==> flow/design.v (excerpt) <==
module Cinema(input [17:0]SW, input clk, input rst, output reg [17:0]LEDR , input [3:0]KEY, output [7:0]HEX0,
			  output [7:0]HEX4, output [7:0]HEX5, output [7:0]HEX6, output [7:0]HEX7, output [7:0]HEX1, output [7:0]HEX2, output [7:0]HEX3);
clock: 15.7 ns
lec_check: 0
abc_area: 0
cap_margin: 0
cell_pad_in_sites_global_placement: 0
core_margin: 3
core_utilization: 66
max_routing_layer: met5
slew_margin: 20
tns_end_percent: 80
run.sh (not shown) runs the stock make flow with config.mk's settings and CLKGATE_MAP_FILE=.
The first run reached the layout checks and failed them: setup timing.
==> next run, changes <==
--- a/flow/config.mk
+++ b/flow/config.mk
@@ -10,5 +10,7 @@
 export CELL_PAD_IN_SITES_GLOBAL_PLACEMENT = 0
-export CORE_MARGIN = 3
-export CORE_UTILIZATION = 66
-export MAX_ROUTING_LAYER = met5
+export CORE_MARGIN = 2
+export CORE_UTILIZATION = 72
+export CTS_CLUSTER_DIAMETER = 52
+export MAX_ROUTING_LAYER = met4
+export SETUP_SLACK_MARGIN = 3.99
 export SLEW_MARGIN = 20
==> flow/constraint.sdc (replaced) <==
create_clock -name core_clock -period 13.6 [get_ports {clk}]
set_input_delay 2.7200 -clock core_clock [delete_from_list [all_inputs] [get_ports {clk}]]
set_output_delay 2.7200 -clock core_clock [all_outputs]
set_load 0.01 [all_outputs]
The new run ran to the end with violations: setup timing.
Wire length came out higher by 8.5%.
First-iteration DRC count came out higher by 50%.
Flip-flop count does not change.
Register-to-register slack gets worse by 2.2 ns.
Critical path depth came out lower by 3.
==> next run, changes <==
--- a/flow/config.mk
+++ b/flow/config.mk
@@ -7,3 +7,3 @@
 export LEC_CHECK = 0
-export ABC_AREA = 0
+export ABC_AREA = 1
 export CAP_MARGIN = 0
@@ -12,5 +12,5 @@
 export CORE_UTILIZATION = 72
-export CTS_CLUSTER_DIAMETER = 52
-export MAX_ROUTING_LAYER = met4
-export SETUP_SLACK_MARGIN = 3.99
+export CTS_CLUSTER_SIZE = 79
+export MAX_ROUTING_LAYER = met5
+export PLACE_DENSITY_LB_ADDON = 0.01
 export SLEW_MARGIN = 20
==> flow/constraint.sdc (replaced) <==
create_clock -name core_clock -period 13.7 [get_ports {clk}]
set_input_delay 2.7400 -clock core_clock [delete_from_list [all_inputs] [get_ports {clk}]]
set_output_delay 2.7400 -clock core_clock [all_outputs]
set_load 0.01 [all_outputs]
=> With this change the flow aborted during 5_1_grt. Die size goes down by 2.6%. Area after synthesis goes down by 2.7%. Synthesized cell count goes up by 11%.
==> next run, changes <==
--- a/flow/config.mk
+++ b/flow/config.mk
@@ -7,3 +7,3 @@
 export LEC_CHECK = 0
-export ABC_AREA = 1
+export ABC_AREA = 0
 export CAP_MARGIN = 0
@@ -12,5 +12,6 @@
 export CORE_UTILIZATION = 72
-export CTS_CLUSTER_SIZE = 79
+export CTS_CLUSTER_DIAMETER = 32
+export CTS_CLUSTER_SIZE = 33
 export MAX_ROUTING_LAYER = met5
-export PLACE_DENSITY_LB_ADDON = 0.01
+export PLACE_DENSITY = 0.4
 export SLEW_MARGIN = 20
==> flow/constraint.sdc (replaced) <==
create_clock -name core_clock -period 10.1 [get_ports {clk}]
set_input_delay 2.0200 -clock core_clock [delete_from_list [all_inputs] [get_ports {clk}]]
set_output_delay 2.0200 -clock core_clock [all_outputs]
set_load 0.01 [all_outputs]
After rerunning:
- This time the run finished but fails on setup timing
- die size went up by about 2.7%
- synthesized cell count drops by about 10%
- synthesized area rose by 2.8%
==> next run, changes <==
--- a/flow/config.mk
+++ b/flow/config.mk
@@ -7,3 +7,3 @@
 export LEC_CHECK = 0
-export ABC_AREA = 0
+export ABC_AREA = 1
 export CAP_MARGIN = 0
@@ -12,6 +12,5 @@
 export CORE_UTILIZATION = 72
-export CTS_CLUSTER_DIAMETER = 32
-export CTS_CLUSTER_SIZE = 33
 export MAX_ROUTING_LAYER = met5
-export PLACE_DENSITY = 0.4
+export PLACE_DENSITY_LB_ADDON = 0.01
+export SETUP_SLACK_MARGIN = 3.95
 export SLEW_MARGIN = 20
==> flow/constraint.sdc (replaced) <==
create_clock -name core_clock -period 13.7 [get_ports {clk}]
set_input_delay 2.7400 -clock core_clock [delete_from_list [all_inputs] [get_ports {clk}]]
set_output_delay 2.7400 -clock core_clock [all_outputs]
set_load 0.01 [all_outputs]
What happened:
- Now the flow aborted during 5_1_grt
- die area falls by 2.6%
- synthesized cell count rises by 11%
- area after synthesis falls by 2.7%

Starting RTL as in the previous note.
clock: 20.0 ns
lec_check: 0
abc_area: 1
cap_margin: 20
core_margin: 2
core_utilization: 57
cts_cluster_diameter: 326
cts_cluster_size: 100
hold_slack_margin: 0.27
place_density: 0.89
slew_margin: 20
tns_end_percent: 10
The starting point passed the timing, DRC and antenna checks.
Change:
Settings changed: CORE_UTILIZATION 57 to 62, CTS_CLUSTER_DIAMETER 326 to default, CTS_CLUSTER_SIZE 100 to 98, HOLD_SLACK_MARGIN 0.27 to default, PLACE_DENSITY 0.89 to default, TNS_END_PERCENT 10 to default.
Clock period 20.0 ns to 10.8 ns, I/O delays scaled along.
This time the run reached the layout checks and failed them: setup timing.
Design area rose by 12%.
First-iteration DRC count fell by 23%.
Setup slack gets worse by 3.5 ns.
Non-clock buffer count rose by 163.
Change:
Settings changed: ABC_AREA 1 to default, CORE_UTILIZATION 62 to 72, CTS_CLUSTER_SIZE 98 to default, PLACE_DENSITY_LB_ADDON from default to 0.01.
Clock period 10.8 ns to 14.3 ns, I/O delays scaled along.
Outcome: The changed run finished with setup timing left. Worst setup slack gets better by 0.31 ns. Hold slack improves by 0.034 ns.
Change:
Settings changed: CORE_UTILIZATION 72 to 40, PLACE_DENSITY_LB_ADDON 0.01 to default.
Clock period 14.3 ns to 19.2 ns, I/O delays scaled along.
Result: With this change the flow completed without violations. Setup slack gets better by 2.9 ns. Global-route usage is lower by 18 points. Non-clock buffer count fell by 146. Final area is lower by 7.9%. Flip-flop count is unchanged. Routed wire length drops by 22%. Cell count grows by 4.0%.
Change:
Settings changed: CORE_UTILIZATION 40 to 72, CTS_CLUSTER_DIAMETER from default to 91, SETUP_SLACK_MARGIN from default to -0.8.
Clock period 19.2 ns to 14.4 ns, I/O delays scaled along.
The changed run completed, yet does not pass: setup timing.
Setup slack got worse by 2.6 ns.
Register-to-register slack got worse by 5.3 ns.
Via count is higher by about a fifth.

== run A ==
Starting RTL as in the previous note.
export LEC_CHECK = 0
export ABC_AREA = 0
export CAP_MARGIN = 20
export CELL_PAD_IN_SITES_GLOBAL_PLACEMENT = 2
export CORE_MARGIN = 10
export CORE_UTILIZATION = 21
export CTS_CLUSTER_DIAMETER = 198
export CTS_CLUSTER_SIZE = 12
export GPL_ROUTABILITY_DRIVEN = 0
export HOLD_SLACK_MARGIN = 0.26
export MIN_ROUTING_LAYER = met2
export PLACE_DENSITY_LB_ADDON = 0.24
export SETUP_SLACK_MARGIN = 3.07
export SLEW_MARGIN = 20
create_clock -name core_clock -period 14.7 [get_ports {clk}]
Run A ran in full, but the layout does not pass; the checks complain about setup timing.
#### Input delta (run B over run A)
- a deleted CELL_PAD_IN_SITES_GLOBAL_PLACEMENT that had been 2
- an added TNS_END_PERCENT of 5
- a change of CTS_CLUSTER_SIZE from 12 to 98
- a deleted GPL_ROUTABILITY_DRIVEN that had been 0
- a deleted SETUP_SLACK_MARGIN that had been 3.07
- a deleted HOLD_SLACK_MARGIN that had been 0.26
- a change of CTS_CLUSTER_DIAMETER from 198 to 371
- a deleted PLACE_DENSITY_LB_ADDON that had been 0.24
- a change of CORE_MARGIN from 10 to 2
- a change of ABC_AREA from 0 to 1
- a deleted MIN_ROUTING_LAYER that had been met2
- a change of CORE_UTILIZATION from 21 to 72
- a change of the clock period (ns, I/O delays scaled along) from 14.7 to 10.8
Per the comparison of run B with run A, synthesized cell count up 11%, placed wire-length estimate after detailed placement down 6600 um, floorplan row count went down by 50, number of buffers inserted for hold repair after clock tree synthesis barely changed.
For run B, the flow was terminated by a tool error in global routing (5_1_grt) and produced no final design.
Total die size sits lower in run B than in run A.
Relative to run B, the following input files were edited for run C:
- ABC_AREA removed (was 1)
- CTS_CLUSTER_SIZE removed (was 98)
- CTS_CLUSTER_DIAMETER removed (was 371)
- SETUP_SLACK_MARGIN newly set to 4.25
- PLACE_DENSITY_LB_ADDON newly set to 0.01
- MAX_ROUTING_LAYER newly set to met4
- the clock period (ns, I/O delays scaled along) changed from 10.8 to 14.3
[summary]
The flow for run C finished, though final verification flagged setup timing. Max sequential area share after synthesis across run B and run C: run B. Relative to run B, initial standard-cell utilization of the core has decreased by 0.17 points in run C. Run B → run C: average cell area after synthesis now larger; chip height now larger; routability congestion estimate from global placement now larger. Compared to run B, run C has total die size 680 um^2 higher. Changes observed in run C relative to run B: area of the mapped netlist went up; count of mapped cells out of synthesis went down; yosys stat chip area went up; cell area reported after detailed placement went up.
Setup changes, run C to run D
- SETUP_SLACK_MARGIN no longer set, was 4.25
- MAX_ROUTING_LAYER no longer set, was met4
- ABC_AREA now 1, previously not set
- CTS_CLUSTER_DIAMETER now 201, previously not set
global routing (5_1_grt): run D exited with error
Run D vs. run C: share of the yosys chip area belonging to registers went up by 0.58 points.
Compared with run C, run D shows a higher buffers inserted during post-CTS setup optimization.
NOTE: last weighted congestion value of the routability-driven placer in run D falls short of that of run C
Netlist area before placement shrinks by a few percent when moving from run C to run D.
Fraction of the core area occupied by cells at floorplan (higher): run D
Taking run C as the reference, in run D post-synthesis instance total rose 248; simple-gate portion of the synthesized area climbed 1.8 points; share of synthesized cell area in full adder, half adder and majority cells rose 0.26 points.
Lower yosys-reported design area after synthesis goes to run D over run C.
The higher multiplexer share of the synthesized area came out of run C.
Modified inputs, run E compared to run D
- setting HOLD_SLACK_MARGIN to 0.29 for the first time
- setting CTS_CLUSTER_SIZE to 79 for the first time
- removing TNS_END_PERCENT (formerly 5)
- removing CTS_CLUSTER_DIAMETER (formerly 201)
[summary]
Relative to run D, post-cts repair resize count has increased by 1 in run E.
Run E did not run to completion, as it errored out during global routing (5_1_grt).
Diff run D -> run E: basic-gate share of the synthesized area counting and, or, nand and nor cells was more or less identical; area of the core region was more or less identical; total setup buffers inserted after CTS went up by 0.79%; starting utilization of the core area was more or less identical; number of register bits inferred by synthesis was more or less identical.
Run E against run D: mean instance size in the synthesized netlist essentially unchanged, x dimension of the die saw little to no change, floorplan row count essentially unchanged.
Run E -> run D: hold-fix buffer count after cts delta 0, exact match
Comparing run E against run D, there is no change at all in placement-stage worst setup slack.

Cinema again, from the RTL that the note above started with.
make LEC_CHECK=0 ABC_AREA=0 CAP_MARGIN=0 CELL_PAD_IN_SITES_GLOBAL_PLACEMENT=0 CORE_MARGIN=2 CORE_UTILIZATION=72 MAX_ROUTING_LAYER=met5 PLACE_DENSITY_LB_ADDON=0.01 SLEW_MARGIN=20 TNS_END_PERCENT=80 finish   # period 15.7 ns
The starting point ran to the end with violations: negative setup slack.
Edit:
--- a/flow/config.mk
+++ b/flow/config.mk
@@ -8,3 +8,2 @@
-export ABC_AREA = 0
-export CAP_MARGIN = 0
-export CELL_PAD_IN_SITES_GLOBAL_PLACEMENT = 0
+export ABC_AREA = 1
+export CAP_MARGIN = 20
@@ -13 +12 @@
-export MAX_ROUTING_LAYER = met5
+export HOLD_SLACK_MARGIN = -0.08
@@ -16 +15 @@
-export TNS_END_PERCENT = 80
+export TNS_END_PERCENT = 5
==> flow/constraint.sdc (replaced) <==
create_clock -name core_clock -period 14.5 [get_ports {clk}]
set_input_delay 2.9000 -clock core_clock [delete_from_list [all_inputs] [get_ports {clk}]]
set_output_delay 2.9000 -clock core_clock [all_outputs]
set_load 0.01 [all_outputs]
=>
- This time the run aborted during global routing
- area after synthesis drops by 2.7%
- die size falls by 2.6%
- synthesized cell count increases by 11%
Edit:
--- a/flow/config.mk
+++ b/flow/config.mk
@@ -8 +7,0 @@
-export ABC_AREA = 1
@@ -13,0 +13 @@
+export SETUP_SLACK_MARGIN = 4.19
Outcome: The changed run completed, yet does not pass: negative setup slack. Synthesized cell count is lower by 9.7%. Die area is higher by 2.7%. Synthesized area is higher by 2.8%.
Edit:
--- a/flow/config.mk
+++ b/flow/config.mk
@@ -10,4 +10 @@
-export CORE_UTILIZATION = 72
-export HOLD_SLACK_MARGIN = -0.08
-export PLACE_DENSITY_LB_ADDON = 0.01
-export SETUP_SLACK_MARGIN = 4.19
+export CORE_UTILIZATION = 43
@@ -15 +11,0 @@
-export TNS_END_PERCENT = 5
==> flow/constraint.sdc (replaced) <==
create_clock -name core_clock -period 14.2 [get_ports {clk}]
set_input_delay 2.8400 -clock core_clock [delete_from_list [all_inputs] [get_ports {clk}]]
set_output_delay 2.8400 -clock core_clock [all_outputs]
set_load 0.01 [all_outputs]
The new run ran to the end with violations: negative setup slack.
Setup slack is better by 0.13 ns.
Worst hold slack is worse by 0.029 ns.
Clock-buffer cell count went down by 1.
Global-route usage went down by 15 points.
First-iteration DRC count went down by 53%.
Final cell count went up by 7.9%.
Edit:
--- a/flow/config.mk
+++ b/flow/config.mk
@@ -7,0 +8 @@
+export ABC_AREA = 1
@@ -10 +11,4 @@
-export CORE_UTILIZATION = 43
+export CORE_UTILIZATION = 68
+export CTS_CLUSTER_DIAMETER = 375
+export CTS_CLUSTER_SIZE = 98
+export PLACE_DENSITY = 0.38
==> flow/constraint.sdc (replaced) <==
create_clock -name core_clock -period 10.8 [get_ports {clk}]
set_input_delay 2.1600 -clock core_clock [delete_from_list [all_inputs] [get_ports {clk}]]
set_output_delay 2.1600 -clock core_clock [all_outputs]
set_load 0.01 [all_outputs]
Effect: The changed run failed in global routing with GRT-0232. Synthesized area fell by 2.7%. Die area goes down by 38%. Synthesized cell count went up by 11%.
Edit:
--- a/flow/config.mk
+++ b/flow/config.mk
@@ -11,4 +11,4 @@
-export CORE_UTILIZATION = 68
-export CTS_CLUSTER_DIAMETER = 375
-export CTS_CLUSTER_SIZE = 98
-export PLACE_DENSITY = 0.38
+export CORE_UTILIZATION = 72
+export CTS_CLUSTER_SIZE = 72
+export PLACE_DENSITY_LB_ADDON = 0.01
+export SETUP_SLACK_MARGIN = 3.27
==> flow/constraint.sdc (replaced) <==
create_clock -name core_clock -period 11.6 [get_ports {clk}]
set_input_delay 2.3200 -clock core_clock [delete_from_list [all_inputs] [get_ports {clk}]]
set_output_delay 2.3200 -clock core_clock [all_outputs]
set_load 0.01 [all_outputs]
=> The new run ended with an error in global routing with GRT-0232; die size fell by 5.4%; area after synthesis stays the same; synthesized cell count stays the same.

## build 63
Starting RTL as in the previous note.
export LEC_CHECK = 0
export CAP_MARGIN = 15
export CORE_MARGIN = 2
export CORE_UTILIZATION = 72
export CTS_CLUSTER_DIAMETER = 91
export CTS_CLUSTER_SIZE = 25
export HOLD_SLACK_MARGIN = 0.29
export SETUP_SLACK_MARGIN = 0.72
export SLEW_MARGIN = 20
create_clock -name core_clock -period 13.7 [get_ports {clk}]
What the final checks of build 63 revealed, after a flow that finished every stage, was a layout that fails on setup timing.
For build 61, these inputs were changed with respect to build 63:
diff --git a/flow/config.mk b/flow/config.mk
--- a/flow/config.mk
+++ b/flow/config.mk
@@ -7,0 +8 @@
+export ABC_AREA = 1
@@ -12,3 +13,2 @@
-export CTS_CLUSTER_SIZE = 25
-export HOLD_SLACK_MARGIN = 0.29
-export SETUP_SLACK_MARGIN = 0.72
+export CTS_CLUSTER_SIZE = 72
+export SETUP_SLACK_MARGIN = -0.8
==> flow/constraint.sdc <==
create_clock -name core_clock -period 11.2 [get_ports {clk}]
set_input_delay 2.2400 -clock core_clock [delete_from_list [all_inputs] [get_ports {clk}]]
set_output_delay 2.2400 -clock core_clock [all_outputs]
set_load 0.01 [all_outputs]
Build 61 did not run to completion, as it errored out during 5_1_grt. [compare] base=build 63 new=build 61: synthesized area lost about 2.7%; mean area per synthesized cell lost 12%; overall die height lost about 1.3%; starting utilization of the core area picked up an extra 0.17 points; fraction of synthesized area in multiplexers lost 2.2 points. Row count | build 61 below build 63.
> inputs changed (build 61 -> build 43)
diff --git a/flow/config.mk b/flow/config.mk
--- a/flow/config.mk
+++ b/flow/config.mk
@@ -9 +9 @@
-export CAP_MARGIN = 15
+export CAP_MARGIN = 10
@@ -12 +12 @@
-export CTS_CLUSTER_DIAMETER = 91
+export CTS_CLUSTER_DIAMETER = 383
@@ -14 +14,2 @@
-export SETUP_SLACK_MARGIN = -0.8
+export HOLD_SLACK_MARGIN = -0.09
+export SETUP_SLACK_MARGIN = -0.56
==> flow/constraint.sdc <==
create_clock -name core_clock -period 11.0 [get_ports {clk}]
set_input_delay 2.2000 -clock core_clock [delete_from_list [all_inputs] [get_ports {clk}]]
set_output_delay 2.2000 -clock core_clock [all_outputs]
set_load 0.01 [all_outputs]
Findings:
Build 43 and build 61 ended up with roughly the same number of placed instances, taps included.
As far as post-synthesis area per instance goes, build 43 and build 61 are indistinguishable; the numbers are identical.
Going from build 61 to build 43, global placement routability congestion grew by 0.0064; tally of unique sky130hd cells used after synthesis was more or less identical.
Fraction of the mapped netlist area in simple logic gates came out exactly the same in build 61 and build 43.
From build 43 to build 61, number of buffers inserted during clock tree synthesis did not move at all.
Build 61 -> build 43: chip area from the yosys synthesis statistics flat
Build 43: it failed with a tool error in 5_1_grt, so there are no final results.
